## north
// boom_pro
module boom_pro(sw7,start,clk,led,seg,sw_input,row,seg_cat,btn6,buzzer,green,red);
    input sw7,start,clk,btn6;        
    input [6:0] sw_input;            
    output buzzer;                   
    output [7:0] row,red,green;      
    output [7:0] seg_cat;            
    output [7:0] seg;                
    output reg [6:0] led;            
    reg [1:0] ps_input_times;        
    reg success;                     
    reg [6:0] password;              
    reg [1:0] game_state;            
    reg [4:0] countdown_times;       
    reg [4:0] user_defined_cdtime;   
    reg btn6_before;                 
    wire [4:0] leave_times;          
    wire [1:0] music_state;          
    wire [1:0] countdown_state;      
    wire [6:0] changing_pw;          
    wire btn6_pulse;                 
    wire start_pulse;                
    always @(posedge clk) begin
        if (!sw7) begin
            btn6_before<=0;
            user_defined_cdtime<=0;
            ps_input_times<=0;
            led<=0;
            success<=0;
            game_state<=0;
            password<=0;
            countdown_times<=0;
            user_defined_cdtime<=0;
        end
        else begin
            if (game_state==0) begin
  ...
Settings: LEC_CHECK=0, ABC_AREA=0, CAP_MARGIN=20, CELL_PAD_IN_SITES_DETAIL_PLACEMENT=0, CELL_PAD_IN_SITES_GLOBAL_PLACEMENT=3, CORE_ASPECT_RATIO=1.48, CORE_MARGIN=2, CORE_UTILIZATION=59, CTS_CLUSTER_DIAMETER=55, CTS_CLUSTER_SIZE=20, GPL_TIMING_DRIVEN=1, HOLD_SLACK_MARGIN=0.19, MAX_ROUTING_LAYER=met4, MIN_ROUTING_LAYER=met2, SETUP_SLACK_MARGIN=-0.55, SLEW_MARGIN=20, TNS_END_PERCENT=100; clock period 7.94 ns.
run.sh (not shown) runs the stock make flow with config.mk's settings and CLKGATE_MAP_FILE=.
north | ERROR | global placement without I/O (3_1_place_gp_skip_io)
[inputs] south vs north
Settings: MIN_ROUTING_LAYER: met2 -> unset; CTS_CLUSTER_SIZE: 20 -> unset; HOLD_SLACK_MARGIN: 0.19 -> unset; GPL_TIMING_DRIVEN: 1 -> unset; CORE_ASPECT_RATIO: 1.48 -> unset; CORE_UTILIZATION: 59 -> 40; MAX_ROUTING_LAYER: met4 -> unset; CELL_PAD_IN_SITES_DETAIL_PLACEMENT: 0 -> unset; TNS_END_PERCENT: 100 -> unset; ABC_AREA: 0 -> unset; CELL_PAD_IN_SITES_GLOBAL_PLACEMENT: 3 -> unset; CTS_CLUSTER_DIAMETER: 55 -> unset; SETUP_SLACK_MARGIN: -0.55 -> unset; the clock period (ns, I/O delays scaled along): 7.94 -> 9.91.
Results
- south ran to completion and came out clean on the timing, design-rule and antenna checks.
- south: die width higher than north
- Diff south..north | average cell area after synthesis | unchanged
- Post-synthesis share of cell area spent on and-or and or-and gates: north vs south identical
- ~same overall die height in south and north
- north → south: standard cell core area increased about 50%; synthesized chip area reported by yosys has remained practically unchanged; synthesis-stage register bit count level.
- On post-synthesis async set-or-reset flop share, south and north are neck and neck.
- Going from north to south, the starting density of the core was found to have gone down by 19 points.
- Looking at total die size, south sits above north.
What east does differently from south at the input level:
Settings: an added CTS_CLUSTER_SIZE of 13; an added ABC_AREA of 1; an added SETUP_SLACK_MARGIN of -0.08; an added HOLD_SLACK_MARGIN of -0.1; a change of CORE_UTILIZATION from 40 to 72; an added PLACE_DENSITY_LB_ADDON of 0.2; a change of the clock period (ns, I/O delays scaled along) from 9.91 to 6.65.
### Flow results
Taking east as 1.0, south lands at 0.67 on wire length. To summarise east: no stage aborted, but the layout did not pass its checks, failing on negative setup slack. The flow did not stop early for south: all stages ran, and the layout cleared the timing, design-rule and antenna checks. Compared with south, east shows basic-gate share of the synthesized area counting and, or, nand and nor cells higher by 6.3 points. Going from south to east, source-to-sink clock delay at the later pin of the worst-skew pair climbed 0.05 ns, count of TritonRoute iterations in the first routing pass +12, signed area change from the synthesized netlist to the final layout rose by 7.8 points, total met2 wirelength after detailed routing has increased. Die area | east < south.
Inputs modified between east and west:
Settings: swapping 72 for 64 in CORE_UTILIZATION; clearing SETUP_SLACK_MARGIN, which used to be -0.08; swapping 13 for 96 in CTS_CLUSTER_SIZE; clearing HOLD_SLACK_MARGIN, which used to be -0.1; clearing PLACE_DENSITY_LB_ADDON, which used to be 0.2; swapping 6.65 for 8.05 in the clock period (ns, I/O delays scaled along).
Findings:
east → west: maximum frequency now sits higher, routing usage on met2 now sits lower, share of the cycle needed by the critical path after routing now sits lower, global-route usage now sits lower.
west reached the end of the flow, and the finished layout is clean on the timing, design-rule and antenna checks.
Diff east -> west | via count | decrease of 15%
Delta (west minus east): total of cells resized after clock tree synthesis -175.
For west, the highest metal layer with signal wires was met4, unlike east, where it was met5.
diff inputs: west => middle
Settings: CTS_CLUSTER_SIZE now 41, was 96; CORE_UTILIZATION now 72, was 64; PLACE_DENSITY now 0.65, previously not set; SETUP_SLACK_MARGIN now 1.0, previously not set; ABC_AREA no longer set, was 1; the clock period (ns, I/O delays scaled along) now 9.32, was 8.05.
Findings:
- Compared with west, middle shows count of fill cells added during filler insertion lower by 1217.
- Compared with west, middle shows a via count of the first global-routing pass that is 2244 lower.
- middle against west; cell area after placement is down by a few percent.
- Per the comparison of middle with west, total buffers and inverters traversed by the critical path decreased 2, area after synthesis decreased 930 um^2.
- adder cells as the largest combinational cell category by area was reported by middle, and simple AND/OR/NAND/NOR gates by west.

lagoon:
Starting RTL as in the previous note.
==> flow/design.v (excerpt) <==
module boom_pro(sw7,start,clk,led,seg,sw_input,row,seg_cat,btn6,buzzer,green,red);
    input sw7,start,clk,btn6;        
    input [6:0] sw_input;            
    output buzzer;                   
    output [7:0] row,red,green;      
    output [7:0] seg_cat;            
    output [7:0] seg;                
    output reg [6:0] led;            
    reg [1:0] ps_input_times;        
    reg success;                     
    reg [6:0] password;              
    reg [1:0] game_state;            
    reg [4:0] countdown_times;       
    reg [4:0] user_defined_cdtime;   
    reg btn6_before;                 
    wire [4:0] leave_times;          
    wire [1:0] music_state;          
    wire [1:0] countdown_state;      
    wire [6:0] changing_pw;          
    wire btn6_pulse;                 
    wire start_pulse;                
    always @(posedge clk) begin
        if (!sw7) begin
            btn6_before<=0;
            user_defined_cdtime<=0;
            ps_input_times<=0;
            led<=0;
            success<=0;
            game_state<=0;
            password<=0;
            countdown_times<=0;
            user_defined_cdtime<=0;
        end
        else begin
            if (game_state==0) begin
                if (start_pulse) begin
                    success<=0;
                    btn6_before<=0;
                    game_state<=1;
                    countdown_times<=5;
                    password<=changing_pw;
                end
                if (sw_input[6]==1) begin
                    if (sw_input[4:0]>30) begin
                        user_defined_cdtime<=30;
                    end
                    else begin
                        user_defined_cdtime<=sw_input[4:0];
                    end
                end
                else begin
                    user_defined_cdtime<=20;
                end
            end
            else if (game_state==1) begin
                led<=password;
                if (countdown_state==2&&leave_times==0) begin
                    countdown_times<=user_defined_cdtime;
                    game_state<=2;
                    led<=0;
                end
            end
            else if (game_state==2) begin
                led<=sw_input;
                if (ps_input_times<2) begin
                    if (btn6_pulse==1&&btn6_before==0) begin
  ...
Settings: LEC_CHECK=0, CAP_MARGIN=30, CORE_ASPECT_RATIO=0.56, CORE_MARGIN=6, CORE_UTILIZATION=69, GPL_ROUTABILITY_DRIVEN=0, GPL_TIMING_DRIVEN=0, MIN_ROUTING_LAYER=met2, SLEW_MARGIN=20, TNS_END_PERCENT=60; clock period 12.2 ns.
Seen in the log of lagoon: GRT-0116 during 5_1_grt, after which the run never completed.
[inputs] indigo vs lagoon
Settings: clearing TNS_END_PERCENT, which used to be 60; swapping 30 for 20 in CAP_MARGIN; clearing MIN_ROUTING_LAYER, which used to be met2; clearing GPL_ROUTABILITY_DRIVEN, which used to be 0; putting HOLD_SLACK_MARGIN at -0.1 where nothing was set; clearing CORE_ASPECT_RATIO, which used to be 0.56; clearing GPL_TIMING_DRIVEN, which used to be 0; putting SETUP_SLACK_MARGIN at -0.08 where nothing was set; swapping 6 for 2 in CORE_MARGIN; swapping 69 for 72 in CORE_UTILIZATION; swapping 12.2 for 6.65 in the clock period (ns, I/O delays scaled along).
Findings:
Final checks on indigo, whose flow otherwise completed, came back failing, citing negative setup slack.
Between lagoon and indigo, the sum of net half-perimeters after detailed placement is higher for lagoon.
Any difference in area figure in the yosys stat output between lagoon and indigo is small enough to ignore.
Comparing indigo against lagoon, there is no change at all in maximum clock insertion buffer count.
As of indigo, instance area at placement had risen by a few percent compared to lagoon.
indigo vs lagoon: post-cts repair resize count up in indigo
Between lagoon and indigo, the count of input and output buffers is lower for lagoon.
Number of buffers inserted by post-CTS setup repair (indigo over lagoon): increase, 2
Summary of indigo over lagoon: die area now smaller; number of hold-repair buffers added at the cts stage was more or less identical.

run A:
Starting RTL as in the previous note.
Settings: LEC_CHECK=0, ABC_AREA=0, CAP_MARGIN=20, CELL_PAD_IN_SITES_GLOBAL_PLACEMENT=3, CORE_ASPECT_RATIO=1.48, CORE_MARGIN=2, CORE_UTILIZATION=59, CTS_CLUSTER_DIAMETER=55, CTS_CLUSTER_SIZE=20, GPL_TIMING_DRIVEN=1, MAX_ROUTING_LAYER=met5, MIN_ROUTING_LAYER=met1, SLEW_MARGIN=20, TNS_END_PERCENT=100; clock period 7.94 ns.
Run A | ERROR | 3_1_place_gp_skip_io
The inputs of run B differ from those of run A as listed below.
# run A
export LEC_CHECK = 0
export ABC_AREA = 0
export CAP_MARGIN = 20
export CELL_PAD_IN_SITES_GLOBAL_PLACEMENT = 3
export CORE_ASPECT_RATIO = 1.48
export CORE_MARGIN = 2
export CORE_UTILIZATION = 59
export CTS_CLUSTER_DIAMETER = 55
export CTS_CLUSTER_SIZE = 20
export GPL_TIMING_DRIVEN = 1
export MAX_ROUTING_LAYER = met5
export MIN_ROUTING_LAYER = met1
export SLEW_MARGIN = 20
export TNS_END_PERCENT = 100
create_clock -name core_clock -period 7.94 [get_ports {clk}]
# run B
export LEC_CHECK = 0
export CAP_MARGIN = 20
export CORE_MARGIN = 2
export CORE_UTILIZATION = 9
export SLEW_MARGIN = 20
create_clock -name core_clock -period 23.5 [get_ports {clk}]
==> comparison <==
- Run B finished all stages; the layout is clean.
- Diff run A -> run B: starting utilization of the core area -50 points, number of enable-type register cells in the synthesized netlist ~0 delta, die size +540%.
Input changes introduced in run C (baseline for comparison: run B):
# run B
export LEC_CHECK = 0
export CAP_MARGIN = 20
export CORE_MARGIN = 2
export CORE_UTILIZATION = 9
export SLEW_MARGIN = 20
create_clock -name core_clock -period 23.5 [get_ports {clk}]
# run C
export LEC_CHECK = 0
export CAP_MARGIN = 20
export CORE_MARGIN = 2
export CORE_UTILIZATION = 40
export SLEW_MARGIN = 20
create_clock -name core_clock -period 9.41 [get_ports {clk}]
--- outcome ---
Starting utilization of the core area: higher on run C
Core occupancy in the finished layout in run C is 33 points higher than in run B
Run C vs. run B: wire length rose by 1.9%; clock tree cell share of total cell area rose by 1.1 points.
Cells: run C has fewer instances than run B
--- input diff run C..run D ---
# run C
export LEC_CHECK = 0
export CAP_MARGIN = 20
export CORE_MARGIN = 2
export CORE_UTILIZATION = 40
export SLEW_MARGIN = 20
create_clock -name core_clock -period 9.41 [get_ports {clk}]
# run D
export LEC_CHECK = 0
export ABC_AREA = 1
export CAP_MARGIN = 20
export CORE_MARGIN = 2
export CORE_UTILIZATION = 72
export CTS_CLUSTER_SIZE = 78
export HOLD_SLACK_MARGIN = -0.1
export PLACE_DENSITY_LB_ADDON = 0.2
export SETUP_SLACK_MARGIN = -0.08
export SLEW_MARGIN = 20
create_clock -name core_clock -period 6.65 [get_ports {clk}]
### Flow results
Combined area of all synthesized cells up 3.7% in run D wrt run C. Run D against run C; wire length per cell after detailed routing is up by more than a quarter. Across run C and run D, a clean result was obtained everywhere but in run D. Run D completed end to end; final checks failed (setup timing). Taking run C over run D, the inserted tap cell count ratio works out to 1.8. As of run D, instance count after placement with tap cells included had risen by more than 10% compared to run C. Note that the post-synthesis instance total recorded for run C amounts to 0.823 times the value seen in run D. Looking at instance count on the critical path, run D sits above run C. Against run C, run D comes in 3200 um^2 higher on post-route cell area.

Starting RTL as in the previous note.
Settings: LEC_CHECK=0, ABC_AREA=0, CAP_MARGIN=20, CELL_PAD_IN_SITES_GLOBAL_PLACEMENT=0, CORE_ASPECT_RATIO=1.48, CORE_MARGIN=2, CORE_UTILIZATION=65, CTS_CLUSTER_DIAMETER=51, CTS_CLUSTER_SIZE=73, GPL_ROUTABILITY_DRIVEN=0, GPL_TIMING_DRIVEN=1, MAX_ROUTING_LAYER=met5, MIN_ROUTING_LAYER=met1, PLACE_DENSITY_LB_ADDON=0.01, SETUP_SLACK_MARGIN=-0.51, SLEW_MARGIN=20, TNS_END_PERCENT=100; clock period 7.17 ns.
The baseline completed, yet does not pass: negative setup slack.
==> next run, changes <==
==> flow/config.mk (replaced) <==
export PLATFORM = sky130hd
export DESIGN_NAME = boom_pro
export DESIGN_NICKNAME = boom_pro
export VERILOG_FILES = /design/flow/design.v
export SDC_FILE = /design/flow/constraint.sdc
export NUM_CORES = 4
export LEC_CHECK = 0
export CAP_MARGIN = 20
export CORE_MARGIN = 2
export CORE_UTILIZATION = 45
export SLEW_MARGIN = 20
==> flow/constraint.sdc (replaced) <==
create_clock -name core_clock -period 9.91 [get_ports {clk}]
set_input_delay 1.9820 -clock core_clock [delete_from_list [all_inputs] [get_ports {clk}]]
set_output_delay 1.9820 -clock core_clock [all_outputs]
set_load 0.01 [all_outputs]
The changed run passed the timing, design-rule and antenna checks.
Setup slack improves by 1600 ps.
Die size is higher by 43%.
Via count shrinks by 4.2%.
Utilization went down by 25 points.
First-iteration DRC count is lower by 1.6%.
Clock-buffer cell count goes up by 19.
Cell count is higher by 3.2%.
==> next run, changes <==
--- a/flow/config.mk
+++ b/flow/config.mk
@@ -10 +10,2 @@
-export CORE_UTILIZATION = 45
+export CORE_UTILIZATION = 40
+export SETUP_SLACK_MARGIN = 0.1
Outcome: The new run passed the timing, design-rule and antenna checks. Synthesized cell count stays the same. Worst setup slack loses 63 ps. Hold slack improved by 3.1 ps. Final area goes up by 1.2%. Synthesized area is unchanged. Die area went up by 12%. Utilization goes down by 5.3 points.
==> next run, changes <==
--- a/flow/config.mk
+++ b/flow/config.mk
@@ -9,3 +9,3 @@
-export CORE_MARGIN = 2
-export CORE_UTILIZATION = 40
-export SETUP_SLACK_MARGIN = 0.1
+export CORE_MARGIN = 6
+export CORE_UTILIZATION = 69
+export GPL_TIMING_DRIVEN = 0
@@ -12,0 +13 @@
+export TNS_END_PERCENT = 60
==> flow/constraint.sdc (replaced) <==
create_clock -name core_clock -period 15.0 [get_ports {clk}]
set_input_delay 3.0000 -clock core_clock [delete_from_list [all_inputs] [get_ports {clk}]]
set_output_delay 3.0000 -clock core_clock [all_outputs]
set_load 0.01 [all_outputs]
=> Worst setup slack is better by 4400 ps. Final area falls by 0.77%. Global-route usage rises by 15 points. Register-to-register slack is better by 4400 ps. Via count rises by about 9%. Core utilization rises by 32 points. Sequential cell count does not change. Synthesized cell count stays the same.

## sierra
Starting RTL as in the previous note.
Settings: LEC_CHECK=0, ABC_AREA=0, CAP_MARGIN=30, CELL_PAD_IN_SITES_DETAIL_PLACEMENT=1, CORE_MARGIN=2, CORE_UTILIZATION=52, CTS_CLUSTER_DIAMETER=214, GPL_ROUTABILITY_DRIVEN=0, GPL_TIMING_DRIVEN=0, HOLD_SLACK_MARGIN=0.19, MIN_ROUTING_LAYER=met2, PLACE_DENSITY_LB_ADDON=0.3, SETUP_SLACK_MARGIN=4.15, SLEW_MARGIN=35, TNS_END_PERCENT=15; clock period 20.0 ns.
As the logs show, sierra stopped at global routing (5_1_grt) after a tool error, so it never reached the end of the flow.
#### Input delta (harbor over sierra)
# sierra
export LEC_CHECK = 0
export ABC_AREA = 0
export CAP_MARGIN = 30
export CELL_PAD_IN_SITES_DETAIL_PLACEMENT = 1
export CORE_MARGIN = 2
export CORE_UTILIZATION = 52
export CTS_CLUSTER_DIAMETER = 214
export GPL_ROUTABILITY_DRIVEN = 0
export GPL_TIMING_DRIVEN = 0
export HOLD_SLACK_MARGIN = 0.19
export MIN_ROUTING_LAYER = met2
export PLACE_DENSITY_LB_ADDON = 0.3
export SETUP_SLACK_MARGIN = 4.15
export SLEW_MARGIN = 35
export TNS_END_PERCENT = 15
create_clock -name core_clock -period 20.0 [get_ports {clk}]
# harbor
export LEC_CHECK = 0
export ABC_AREA = 0
export CAP_MARGIN = 30
export CELL_PAD_IN_SITES_DETAIL_PLACEMENT = 0
export CORE_MARGIN = 2
export CORE_UTILIZATION = 40
export CTS_CLUSTER_DIAMETER = 214
export GPL_TIMING_DRIVEN = 0
export HOLD_SLACK_MARGIN = 0.19
export MIN_ROUTING_LAYER = met2
export PLACE_DENSITY_LB_ADDON = 0.3
export SETUP_SLACK_MARGIN = 4.15
export SLEW_MARGIN = 20
export TNS_END_PERCENT = 15
create_clock -name core_clock -period 20.0 [get_ports {clk}]
[summary]
No stage failed in harbor, and the final checks on the layout all came back clean. From sierra to harbor, post-synthesis share of cell area spent on and, or, nand and nor gates did not move at all. When harbor is set beside sierra, its effective utilization at floorplan turns out to be 13 points smaller. Relative to sierra, the chip height measured on harbor has increased by more than 10%. Number of ports placed on the die boundary came out exactly the same in sierra and harbor.
#### Input delta (violet over harbor)
# harbor
export LEC_CHECK = 0
export ABC_AREA = 0
export CAP_MARGIN = 30
export CELL_PAD_IN_SITES_DETAIL_PLACEMENT = 0
export CORE_MARGIN = 2
export CORE_UTILIZATION = 40
export CTS_CLUSTER_DIAMETER = 214
export GPL_TIMING_DRIVEN = 0
export HOLD_SLACK_MARGIN = 0.19
export MIN_ROUTING_LAYER = met2
export PLACE_DENSITY_LB_ADDON = 0.3
export SETUP_SLACK_MARGIN = 4.15
export SLEW_MARGIN = 20
export TNS_END_PERCENT = 15
create_clock -name core_clock -period 20.0 [get_ports {clk}]
# violet
export LEC_CHECK = 0
export CAP_MARGIN = 20
export CORE_MARGIN = 2
export CORE_UTILIZATION = 64
export SLEW_MARGIN = 20
create_clock -name core_clock -period 9.32 [get_ports {clk}]
The lower worst path setup slack after routing came out of violet.
Compared with harbor, in violet total track usage shows a reduction of 2.8 points; area overhead of the layout relative to synthesis decreased 3.5 points.
Edits applied to the flow inputs when going from violet to yarrow:
# violet
export LEC_CHECK = 0
export CAP_MARGIN = 20
export CORE_MARGIN = 2
export CORE_UTILIZATION = 64
export SLEW_MARGIN = 20
create_clock -name core_clock -period 9.32 [get_ports {clk}]
# yarrow
export LEC_CHECK = 0
export CAP_MARGIN = 20
export CORE_MARGIN = 2
export CORE_UTILIZATION = 72
export CTS_CLUSTER_SIZE = 41
export SETUP_SLACK_MARGIN = 1.2
export SLEW_MARGIN = 20
create_clock -name core_clock -period 9.32 [get_ports {clk}]
--- outcome ---
Final cell area: yarrow above violet
Per the comparison of yarrow with violet, core box area shows a reduction of 11%; final critical-path setup slack shows an increase of 0.35 ns; number of ordinary and repair buffers in the finished layout shows an increase of 54.
violet has a higher fill cell instance count of the final layout than yarrow.
The higher die area came out of violet.
